## build 25
// calc_logic
module calc_logic(
   input clk,
   input rst,
   input [4:0] keycode,
   input newkey,
   output [15:0] Xdisplay,
   output LED_NEG_digit,
   output LED_OVW
   );
Size in the first run: ~1,500 cells after synthesis, ~13,000 µm² of cells after synthesis.
==> flow/config.mk <==
export PLATFORM = sky130hd
export DESIGN_NAME = calc_logic
export DESIGN_NICKNAME = calc_logic
export VERILOG_FILES = /design/flow/design.v
export SDC_FILE = /design/flow/constraint.sdc
export NUM_CORES = 4
export LEC_CHECK = 0
export CAP_MARGIN = 20
export CELL_PAD_IN_SITES_GLOBAL_PLACEMENT = 3
export CORE_MARGIN = 2
export CORE_UTILIZATION = 40
export CTS_CLUSTER_DIAMETER = 385
export CTS_CLUSTER_SIZE = 66
export PLACE_DENSITY = 0.39
export SETUP_SLACK_MARGIN = -0.77
export SLEW_MARGIN = 20
==> flow/constraint.sdc <==
create_clock -name core_clock -period 8.0 [get_ports {clk}]
set_input_delay 1.6000 -clock core_clock [delete_from_list [all_inputs] [get_ports {clk}]]
set_output_delay 1.6000 -clock core_clock [all_outputs]
set_load 0.01 [all_outputs]
run.sh (not shown) runs the stock make flow with config.mk's settings and CLKGATE_MAP_FILE=.
Build 25 ended with every stage complete and zero timing, DRC or antenna violations.
The following lists how build 77 was set up differently from build 25:
Settings: CORE_MARGIN: 2 -> 5; SLEW_MARGIN: 20 -> 40; SETUP_SLACK_MARGIN: -0.77 -> unset; CTS_CLUSTER_SIZE: 66 -> 61; ABC_AREA: unset -> 1; CELL_PAD_IN_SITES_GLOBAL_PLACEMENT: 3 -> 2; CORE_ASPECT_RATIO: unset -> 1.25; PLACE_DENSITY: 0.39 -> unset; GPL_ROUTABILITY_DRIVEN: unset -> 0; CTS_CLUSTER_DIAMETER: 385 -> 359.
==> comparison <==
Number of distinct library cells after synthesis was higher in build 25 than in build 77.
Chip width for build 77: about 3% down relative to build 25
Build 77 gives more maximum clock frequency than build 25 did.
Diff build 77 and build 25: stage delay of the slowest cell on the critical path lower in build 77
Power drawn by the combinational cells grows by more than a quarter when moving from build 25 to build 77.
--- input diff build 77..build 75 ---
Settings: SETUP_SLACK_MARGIN: unset -> -0.77; SLEW_MARGIN: 40 -> 20; GPL_ROUTABILITY_DRIVEN: 0 -> unset; CORE_UTILIZATION: 40 -> 50; CELL_PAD_IN_SITES_GLOBAL_PLACEMENT: 2 -> unset; CTS_CLUSTER_SIZE: 61 -> 92; CTS_CLUSTER_DIAMETER: 359 -> 385; PLACE_DENSITY: unset -> 0.35; ABC_AREA: 1 -> unset; CORE_ASPECT_RATIO: 1.25 -> unset; CORE_MARGIN: 5 -> 2.
[summary]
- Relative to build 77, count of cell instances traversed by the critical path has decreased by 8 in build 75.
- Proportion of total power due to net switching: build 75 lower than build 77
- Compared with build 77, in build 75 delay of the slowest critical-path stage has increased; fraction of area in non-clock buffers has decreased; combinational share of power has decreased.
### build 75 -> build 46
Settings: swapping 385 for 264 in CTS_CLUSTER_DIAMETER; putting GPL_ROUTABILITY_DRIVEN at 0 where nothing was set; putting TNS_END_PERCENT at 55 where nothing was set; clearing PLACE_DENSITY, which used to be 0.35; putting CELL_PAD_IN_SITES_GLOBAL_PLACEMENT at 1 where nothing was set; swapping 20 for 5 in CAP_MARGIN; clearing CTS_CLUSTER_SIZE, which used to be 92; putting HOLD_SLACK_MARGIN at -0.04 where nothing was set; putting ABC_AREA at 1 where nothing was set; swapping 50 for 28 in CORE_UTILIZATION; clearing SETUP_SLACK_MARGIN, which used to be -0.77; swapping 2 for 4 in CORE_MARGIN; putting CORE_ASPECT_RATIO at 0.55 where nothing was set; putting MIN_ROUTING_LAYER at met2 where nothing was set.
Findings:
Build 46 vs build 75: maximum fanout along the worst path down in build 46. The fraction of area in non-clock buffers number comes out higher for build 46 vs build 75. Summary: with build 75 as the reference, maximum frequency in build 46 moved down by a few percent. Of build 75 and build 46, build 75 shows the lower count of clock-buffer cells in the layout, with build 46 above it. Routed length on met1: lower on build 46. Summary of build 46 over build 75: final critical-path share of the clock period now larger, area of the mapped netlist now larger, footprint of the flip-flops and latches comparable, post-place setup slack now smaller.

* * *

The RTL this note starts from:
==> flow/design.v <==
 `timescale 1ns / 1ps
module calc_logic(
   input clk,
   input rst,
   input [4:0] keycode,
   input newkey,
   output [15:0] Xdisplay,
   output LED_NEG_digit,
   output LED_OVW
   );
   localparam[4:0] KEY_CE = 5'b01100,
                   KEY_CA = 5'b00100,
                   KEY_MULTI = 5'b01001,
                   KEY_SUB = 5'b01010,
                   KEY_ADD = 5'b01011,
                   KEY_SQR = 5'b00001,
                   KEY_CH_SIGN = 5'b00010,
                   KEY_EQUALS = 5'b00011;
   reg signed [17:0] X, nextX, Y, nextY, ANS;
   reg [1:0] OP, nextOP;
   wire ADD = (OP == KEY_ADD [1:0]);
   wire SUB = (OP == KEY_SUB [1:0]);
   wire MULTI = (OP == KEY_MULTI [1:0]);        
   wire OP_T2 = (newkey && (keycode[4:2] == 3'b010) );
   wire CA = (newkey && (keycode == KEY_CA) );             
   wire CE = (newkey && (keycode == KEY_CE) );
   wire digit = (newkey && (keycode[4] == 1'b1) );
   wire EQUALS = (newkey && (keycode == KEY_EQUALS) );
   wire SQR = (newkey && (keycode == KEY_SQR) );
   wire CH_SIGN = (newkey && (keycode == KEY_CH_SIGN) );
   wire [6:0] CONTROL = {CE, CA, OP_T2, digit, EQUALS, SQR, CH_SIGN};  
   wire signed [17:0] ANS_ADD, ANS_MULTI, ANS_SUB, ANS_SQR, ANS_CH_SIGN;
   assign ANS_ADD = X+Y;
   assign ANS_SUB = Y-X;
   assign ANS_MULTI = X*Y;
   assign ANS_SQR = X*X;
   assign ANS_CH_SIGN = X*-1;  
   assign LED_OVW = X[16]; 
   assign Xdisplay = X[15:0];
   assign LED_NEG_digit = X[17];  
   always @ (ADD, MULTI, SUB, ANS_ADD, ANS_MULTI, ANS_SUB, X)
       case({ADD, SUB, MULTI})
           3'b100: ANS = ANS_ADD;
           3'b010: ANS = ANS_SUB;
           3'b001: ANS = ANS_MULTI;
           default: ANS = X;
       endcase   
   always @ (CONTROL, X, keycode, ANS, ANS_SQR, ANS_CH_SIGN)
       casez(CONTROL)
           7'b1000000: nextX = 18'b0;
           7'b?1?????: nextX = 18'b0;
           7'b0010000: nextX = 18'b0;
           7'b0001000: nextX = {X[12:0], keycode[3:0]};  
           7'b0000100: nextX = ANS;
           7'b0000010: nextX = ANS_SQR;
           7'b0000001: nextX = ANS_CH_SIGN;
           default: nextX = X;
       endcase
   always @ (posedge clk or posedge rst)
   begin
       if(rst) X <= 18'b0;
       else X <= nextX;
   end
   always @ (OP_T2, CA, Y, X)
       case({OP_T2, CA})
           2'b00: nextY = Y;
           2'b10: nextY = X;
           default: nextY = 18'b0;
       endcase
   always @ (posedge clk or posedge rst)
     begin
         if(rst) Y <= 18'b0;
         else Y <= nextY;
     end
   always @ (OP_T2, CA, keycode, OP)
       case({OP_T2, CA})
           2'b00: nextOP = OP;
           2'b10: nextOP = keycode[1:0];
           default: nextOP = 2'b0;
       endcase
   always @ (posedge clk or posedge rst)
     begin
         if(rst) OP <= 2'b0;
         else OP <= nextOP;
     end
   endmodule
Settings: LEC_CHECK=0, CAP_MARGIN=20, CORE_MARGIN=2, CORE_UTILIZATION=40, CTS_CLUSTER_DIAMETER=385, CTS_CLUSTER_SIZE=15, SETUP_SLACK_MARGIN=-0.77, SLEW_MARGIN=20; clock period 8.0 ns.
The first run finished with timing, DRC and antenna clean.
Edit:
Settings changed: ABC_AREA set to 1, CAP_MARGIN 20 to 5, CELL_PAD_IN_SITES_GLOBAL_PLACEMENT set to 1, CORE_ASPECT_RATIO set to 0.55, CORE_MARGIN 2 to 4, CORE_UTILIZATION 40 to 28, CTS_CLUSTER_DIAMETER 385 to 264, CTS_CLUSTER_SIZE 15 to not set, GPL_ROUTABILITY_DRIVEN set to 0, HOLD_SLACK_MARGIN set to -0.04, SETUP_SLACK_MARGIN -0.77 to not set, TNS_END_PERCENT set to 55.
=>
- via count went up by 25%
- cell area went up by 10%
- worst hold slack gets better by 0.039 ns
- wire length went up by about 45%
- power went up by 24%
- utilization went down by 13 points
- global-route usage went down by 3.2 points
- non-clock buffer count went up by 1
- clock-buffer cell count went up by 1
- maximum frequency went down by 1.3%
Edit:
Settings changed: CAP_MARGIN 5 to 20, CELL_PAD_IN_SITES_GLOBAL_PLACEMENT 1 to not set, CORE_ASPECT_RATIO 0.55 to not set, CORE_MARGIN 4 to 5, CORE_UTILIZATION 28 to 40, CTS_CLUSTER_DIAMETER 264 to 359, CTS_CLUSTER_SIZE set to 61, GPL_ROUTABILITY_DRIVEN 0 to not set, HOLD_SLACK_MARGIN -0.04 to not set, SLEW_MARGIN 20 to 35, TNS_END_PERCENT 55 to not set.
After rerunning:
- cell count came out lower by 7.3%
- sequential share of layout area came out higher by 0.10 points
- flip-flop count is unchanged
- worst hold slack gains 0.024 ns
- combinational power came out lower by about 9%
- final area came out lower by 1.7%
- total power came out lower by 8.0%
- worst setup slack gains 0.23 ns
- wire length came out lower by 16%
Edit:
Settings changed: ABC_AREA 1 to 0, CORE_ASPECT_RATIO set to 1.25, GPL_ROUTABILITY_DRIVEN set to 0.
Final area went down by 8.0%.
Critical path depth came out lower by 7.
Global-route usage drops by 2.6 points.
Worst setup slack is worse by 0.019 ns.
Synthesized cell count goes down by about 27%.
Power drops by about 16%.
Sequential share of layout area increases by 0.57 points.
Die size goes down by 7.9%.
Hold slack loses 0.053 ns.

* * *

== run A ==
Starts from the design.v that is shown in full above.
==> flow/config.mk <==
export PLATFORM = sky130hd
export DESIGN_NAME = calc_logic
export DESIGN_NICKNAME = calc_logic
export VERILOG_FILES = /design/flow/design.v
export SDC_FILE = /design/flow/constraint.sdc
export NUM_CORES = 4
export LEC_CHECK = 0
export CAP_MARGIN = 20
export CORE_MARGIN = 2
export CORE_UTILIZATION = 69
export CTS_CLUSTER_DIAMETER = 216
export CTS_CLUSTER_SIZE = 99
export PLACE_DENSITY = 0.37
export SLEW_MARGIN = 20
==> flow/constraint.sdc <==
create_clock -name core_clock -period 4.52 [get_ports {clk}]
set_input_delay 0.9040 -clock core_clock [delete_from_list [all_inputs] [get_ports {clk}]]
set_output_delay 0.9040 -clock core_clock [all_outputs]
set_load 0.01 [all_outputs]
What the final checks of run A revealed, after a flow that finished every stage, was a layout that fails on setup timing.
--- input diff run A..run B ---
Settings: changing CORE_UTILIZATION from 69 to 58; removing PLACE_DENSITY (formerly 0.37); removing CTS_CLUSTER_DIAMETER (formerly 216); removing CTS_CLUSTER_SIZE (formerly 99); changing the clock period (ns, I/O delays scaled along) from 4.52 to 4.36.
--- outcome ---
- From run A to run B the numbers moved as follows: worst setup slack fell 0.049 ns, share of the clock period used by the worst path rose 2.2 points, post-layout minimum cycle time fell 0.11 ns.
- Ran to the end and failed final checks on setup timing: run B.
What run C does differently from run B at the input level:
Settings: ABC_AREA now 1, previously not set; CORE_UTILIZATION now 72, was 58; the clock period (ns, I/O delays scaled along) now 6.43, was 4.36.
==> comparison <==
Run C did not stop at any stage, and its layout met the timing, design-rule and antenna checks. Taking run B as the reference, in run C worst-path maximum fanout higher, sequential group power lower. Run C: depth of the worst register-to-register path higher than run B. The routed wire length in run C sits about 8% above the value recorded for run B. Sequential share of layout area, run C and run B: smaller value in run B. Final critical-path required period: run C vs run B up 0.34 ns. Relative to run B, the count of non-CTS buffers in the layout of run C is lower by about 80%. Cmp run C and run B / clock buffer instance count of the final layout / higher: run B. Register-to-register slack on run C is ahead of run B. In run C, the standard cell area after detailed placement came out 530 µm² below the value in run B. Lower area fraction in and, or, nand and nor cells goes to run B over run C.
Edits applied to the flow inputs when going from run C to run D:
Settings: a change of CORE_UTILIZATION from 72 to 65; a deleted ABC_AREA that had been 1; a change of the clock period (ns, I/O delays scaled along) from 6.43 to 5.06.
[summary]
Run D finished all stages; however, its layout fails the closing checks, the failures being setup timing. Run C did not stop at any stage, and its layout met the timing, design-rule and antenna checks. Critical path's slowest cell: fa_1 -> run D, dfrtp_1 -> run C. Run D vs run C — portion of the clock cycle consumed by the worst path in the final layout rose 20 points. Run D — number of standard cells in the final layout excluding fillers 349 lower, run C as reference. Lower static leakage among run D and run C: run D. Comparing run D and run C, minimum setup slack in the final design is lower on run D.
Modified inputs, run E compared to run D
Settings: CORE_UTILIZATION changed from 65 to 58; the clock period (ns, I/O delays scaled along) changed from 5.06 to 6.6.
==> results <==
Nothing crashed in run D and all stages finished; the problem is that the final layout failed, the offending checks being setup timing.
Run E reached the final stage; the timing, design-rule and antenna checks on its layout passed.
Via count: run E < run D
Comparing run D and run E, the higher highest achievable clock rate is on run D.
Sort run D and run E by headroom to the max-slew limit asc -> top: run E
The global-route usage reported for run E is smaller than that of run D by 3.4 points.
Delta (run E minus run D): number of input and output port buffers inserted has remained practically unchanged, standard cell area after detailed placement moved down, final area shrank by 13%, routed wire length fell 610 µm, die outline area higher.
Worst hold slack delta (run D -> run E): insignificant
Power is estimated from default activity; no workload was simulated.
